Design Cordic, start of the top module:
module Cordic #(parameter MODE = 0, STAGES = 8, WIDTH = 16, PHASE_WIDTH = 19)(
input wire                        in_clk,
input wire                        in_rst,
input wire                        in_enable,
input wire    [WIDTH-1:0]         in_x,
input wire    [WIDTH-1:0]         in_y,
input wire    [PHASE_WIDTH-1:0]   in_phase,
output wire                       out_valid,
output wire   [PHASE_WIDTH-1:0]   out_phase,
output wire   [WIDTH-1:0]         out_x,
output wire   [WIDTH-1:0]         out_y
);
localparam	ROTATIONAL = 0, 
			VECTORING  = 1;
wire signed   [WIDTH:0]         xn [STAGES:0];
wire signed   [WIDTH:0]         yn [STAGES:0];
wire signed   [PHASE_WIDTH-1:0]   zn [STAGES:0];
reg signed  [WIDTH:0]         xn_reg [STAGES:0];
reg signed  [WIDTH:0]         yn_reg [STAGES:0];
reg signed  [PHASE_WIDTH-1:0]   zn_reg [STAGES:0];
reg start;
generate
	if(MODE == ROTATIONAL) begin
reg [WIDTH-1:0] temp_x, temp_y;
reg [PHASE_WIDTH-1:0] temp_z;
always @ (posedge in_clk or negedge in_rst) 
begin
 if(!in_rst) begin
	temp_x <= 'b0;
	temp_y <= 'b0;
	temp_z <= 'b0; 
 end else if (start) begin
	temp_x <= in_x;
	temp_y <= in_y;
	temp_z <= in_phase;
	end
end
  ...
Size: ~5600 cells after synthesis.
==> flow/config.mk <==
export PLATFORM = sky130hd
export DESIGN_NAME = Cordic
export DESIGN_NICKNAME = Cordic
export VERILOG_FILES = /design/flow/design.v
export SDC_FILE = /design/flow/constraint.sdc
export NUM_CORES = 4
export LEC_CHECK = 0
export CAP_MARGIN = 15
export CELL_PAD_IN_SITES_DETAIL_PLACEMENT = 2
export CELL_PAD_IN_SITES_GLOBAL_PLACEMENT = 2
export CORE_MARGIN = 7
export CORE_UTILIZATION = 60
export CTS_CLUSTER_DIAMETER = 216
export CTS_CLUSTER_SIZE = 48
export GPL_ROUTABILITY_DRIVEN = 0
export MAX_ROUTING_LAYER = met4
export PLACE_DENSITY_LB_ADDON = 0.07
export SLEW_MARGIN = 10
==> flow/constraint.sdc <==
create_clock -name core_clock -period 9.0 [get_ports {in_clk}]
set_input_delay 1.8000 -clock core_clock [delete_from_list [all_inputs] [get_ports {in_clk}]]
set_output_delay 1.8000 -clock core_clock [all_outputs]
set_load 0.01 [all_outputs]
run.sh (not shown) runs the stock make flow with config.mk's settings and CLKGATE_MAP_FILE=.
The starting point aborted during 3_1_place_gp_skip_io with FLW-0024.
Then changed:
CAP_MARGIN = 0   (was 15)
CELL_PAD_IN_SITES_DETAIL_PLACEMENT = default   (was 2)
CELL_PAD_IN_SITES_GLOBAL_PLACEMENT = default   (was 2)
CORE_MARGIN = 2   (was 7)
CORE_UTILIZATION = 72   (was 60)
CTS_CLUSTER_DIAMETER = default   (was 216)
CTS_CLUSTER_SIZE = default   (was 48)
GPL_ROUTABILITY_DRIVEN = default   (was 0)
MAX_ROUTING_LAYER = default   (was met4)
PLACE_DENSITY = 0.36   (was default)
PLACE_DENSITY_LB_ADDON = default   (was 0.07)
SLEW_MARGIN = 20   (was 10)
TNS_END_PERCENT = 45   (was default)
clock period = 7.35 ns   (was 9.0 ns; I/O delays follow)
=> Now the flow ran to the end with violations: negative setup slack; die area drops by about a fifth; synthesized cell count does not change; synthesized area is unchanged.
Then changed:
ABC_AREA = 1   (was default)
CAP_MARGIN = 5   (was 0)
CTS_CLUSTER_DIAMETER = 370   (was default)
HOLD_SLACK_MARGIN = -0.1   (was default)
PLACE_DENSITY = 0.64   (was 0.36)
SETUP_SLACK_MARGIN = 1.28   (was default)
TNS_END_PERCENT = default   (was 45)
clock period = 4.87 ns   (was 7.35 ns; I/O delays follow)
- The changed run completed, yet does not pass: negative setup slack
- wire length is higher by 22%
- sequential share of layout area is lower by 1.6 points
- final cell count is higher by 25%

========
Cordic again, from the RTL that the note above started with.
export LEC_CHECK = 0
export ABC_AREA = 1
export CAP_MARGIN = 20
export CORE_ASPECT_RATIO = 0.99
export CORE_MARGIN = 2
export CORE_UTILIZATION = 24
export CTS_CLUSTER_DIAMETER = 292
export GPL_TIMING_DRIVEN = 0
export MAX_ROUTING_LAYER = met5
export PLACE_DENSITY = 0.62
export SETUP_SLACK_MARGIN = 2.14
export SLEW_MARGIN = 20
create_clock -name core_clock -period 12.5 [get_ports {in_clk}]
The first run finished with timing, DRC and antenna clean.
==> next run, changes <==
- ABC_AREA: 1 -> not set
- CORE_ASPECT_RATIO: 0.99 -> not set
- CORE_UTILIZATION: 24 -> 72
- CTS_CLUSTER_DIAMETER: 292 -> not set
- CTS_CLUSTER_SIZE: not set -> 100
- GPL_TIMING_DRIVEN: 0 -> not set
- MAX_ROUTING_LAYER: met5 -> not set
- PLACE_DENSITY: 0.62 -> not set
- SETUP_SLACK_MARGIN: 2.14 -> not set
- TNS_END_PERCENT: not set -> 45
- clock period: 12.5 -> 7.07 ns (I/O delays scaled with it)
Effect:
- With this change the flow reached the layout checks and failed them: negative setup slack
- design area decreases by 5.9%
- utilization went up by 52 points
- synthesized area drops by 2.8%
- final cell count goes down by 34%
- wire length drops by 19%
- sequential cell count is unchanged
- hold slack improved by 0.092 ns
==> next run, changes <==
- CORE_UTILIZATION: 72 -> 40
- CTS_CLUSTER_SIZE: 100 -> not set
- TNS_END_PERCENT: 45 -> not set
- clock period: 7.07 -> 8.77 ns (I/O delays scaled with it)
After rerunning:
- With this change the flow ran to the end with no violations
- first-iteration DRC count is lower by about a fifth
- register-to-register slack gets better by 1.7 ns
- design area is higher slightly
- die area is higher by well over a third
- setup slack gets better by 1.0 ns
- count of clock-buffer cells in the layout is higher by 10
==> next run, changes <==
- CORE_UTILIZATION: 40 -> 72
- PLACE_DENSITY: not set -> 0.37
- clock period: 8.77 -> 8.27 ns (I/O delays scaled with it)
After rerunning:
- Now the flow reached the layout checks and failed them: negative setup slack
- core utilization is higher by 34 points
- die area is lower by 44%
- non-clock buffer count is higher by 20
- synthesized cell count is unchanged
- flip-flop count does not change
==> next run, changes <==
- PLACE_DENSITY: 0.37 -> 0.66
- SETUP_SLACK_MARGIN: not set -> -0.57
- clock period: 8.27 -> 7.61 ns (I/O delays scaled with it)
Result:
- The new run completed, yet does not pass: negative setup slack
- non-clock buffer count came out higher by 22
- cell area came out higher by 0.61%
- utilization came out higher by 0.48 points
- register-to-register slack is worse by 0.60 ns
- setup slack is worse by 0.40 ns
- synthesized area stays the same
- wire length came out higher by 0.99%
- cell count came out higher by 0.55%
==> next run, changes <==
- PLACE_DENSITY: 0.66 -> not set
- PLACE_DENSITY_LB_ADDON: not set -> 0.0
- SETUP_SLACK_MARGIN: -0.57 -> 1.99
- clock period: 7.61 -> 7.37 ns (I/O delays scaled with it)
The changed run completed, yet does not pass: negative setup slack.
First-iteration DRC count goes down by 2.6%.
Area after synthesis stays the same.
Worst hold slack improved by 0.011 ns.
Global-route usage goes down by 0.49 points.
Sequential share of layout area goes down by 0.17 points.
Count of clock-buffer cells in the layout goes down by 8.
